## build 31
==> flow/design.v (excerpt) <==
module miniRV (
    input   wire                clk,
    input   wire                rst,
    input   wire[31:0]      inst_i,
    input   wire[31:0]      mem_rdata_i,
    output  wire[13:0]   inst_addr_o,
    output  wire[15:0]          mem_addr_o,
    output  wire                mem_wen_o,
    output  wire[31:0]      mem_wdata_o,
    output          debug_wb_have_inst,    
    output [31:0]   debug_wb_pc,           
    output          debug_wb_ena,          
    output [4:0]    debug_wb_reg,          
    output [31:0]   debug_wb_value         
);
==> flow/config.mk <==
export PLATFORM = sky130hd
export DESIGN_NAME = miniRV
export DESIGN_NICKNAME = miniRV
export VERILOG_FILES = /design/flow/design.v
export SDC_FILE = /design/flow/constraint.sdc
export NUM_CORES = 4
export LEC_CHECK = 0
export ABC_AREA = 0
export CAP_MARGIN = 30
export CORE_ASPECT_RATIO = 1.69
export CORE_MARGIN = 2
export CORE_UTILIZATION = 23
export PLACE_DENSITY_LB_ADDON = 0.17
export SLEW_MARGIN = 25
==> flow/constraint.sdc <==
create_clock -name core_clock -period 5.28 [get_ports {clk}]
set_input_delay 1.0560 -clock core_clock [delete_from_list [all_inputs] [get_ports {clk}]]
set_output_delay 1.0560 -clock core_clock [all_outputs]
set_load 0.01 [all_outputs]
run.sh (not shown) runs the stock make flow with config.mk's settings and CLKGATE_MAP_FILE=.
In build 31 the implementation completed, yet the final layout does not meet the checks, the culprit being negative setup slack.
[inputs] build 11 vs build 31
# build 31
export LEC_CHECK = 0
export ABC_AREA = 0
export CAP_MARGIN = 30
export CORE_ASPECT_RATIO = 1.69
export CORE_MARGIN = 2
export CORE_UTILIZATION = 23
export PLACE_DENSITY_LB_ADDON = 0.17
export SLEW_MARGIN = 25
create_clock -name core_clock -period 5.28 [get_ports {clk}]
# build 11
export LEC_CHECK = 0
export CAP_MARGIN = 20
export CORE_MARGIN = 2
export CORE_UTILIZATION = 72
export CTS_CLUSTER_SIZE = 44
export PLACE_DENSITY = 0.66
export SLEW_MARGIN = 20
create_clock -name core_clock -period 4.79 [get_ports {clk}]
==> results <==
Build 11: aborted in clock tree synthesis (tool error). Build 31 -> build 11: instance count after placement with tap cells included decreased by more than a quarter. Placeable core region on build 11 is down relative to build 31. Note that the horizontal die dimension recorded for build 11 amounts to 0.74 times the value seen in build 31. Going from build 31 to build 11, post-placement setup slack shows a reduction of 0.48 ns, die size shows a reduction of about 70%.
--- input diff build 11..build 68 ---
# build 11
export LEC_CHECK = 0
export CAP_MARGIN = 20
export CORE_MARGIN = 2
export CORE_UTILIZATION = 72
export CTS_CLUSTER_SIZE = 44
export PLACE_DENSITY = 0.66
export SLEW_MARGIN = 20
create_clock -name core_clock -period 4.79 [get_ports {clk}]
# build 68
export LEC_CHECK = 0
export CAP_MARGIN = 20
export CORE_MARGIN = 2
export CORE_UTILIZATION = 36
export SLEW_MARGIN = 20
create_clock -name core_clock -period 8.95 [get_ports {clk}]
Results
Summary of build 11 and build 68: one run falls short of a clean finish, namely build 11.
Re die area: build 11 was lower than build 68.
Measured against each other, build 11 and build 68 differ in floorplan utilization, the higher figure coming from build 11.
Taking build 11 as the reference, in build 68 die height grew by 41%, worst slack at placement rose 3.28 ns, half-perimeter wire length after detailed placement moved down.
The number of unique standard cell types used by synthesis on build 68 is in line with that on build 11.
#### Input delta (build 96 over build 68)
# build 68
export LEC_CHECK = 0
export CAP_MARGIN = 20
export CORE_MARGIN = 2
export CORE_UTILIZATION = 36
export SLEW_MARGIN = 20
create_clock -name core_clock -period 8.95 [get_ports {clk}]
# build 96
export LEC_CHECK = 0
export ABC_AREA = 1
export CAP_MARGIN = 20
export CORE_MARGIN = 2
export CORE_UTILIZATION = 57
export SETUP_SLACK_MARGIN = 0.51
export SLEW_MARGIN = 20
create_clock -name core_clock -period 4.97 [get_ports {clk}]
==> comparison <==
- Summary of build 96 and build 68: one run falls short of a clean finish, namely build 96.
- In build 96 the implementation completed, yet the final layout does not meet the checks, the culprit being negative setup slack.
- Compared with build 68, in build 96 detailed-route wire length now larger; compound-cell area share of the yosys netlist now larger; worst setup slack now smaller.
- Relative to build 68, the area added between synthesis and finish of build 96 is higher by 12 points.
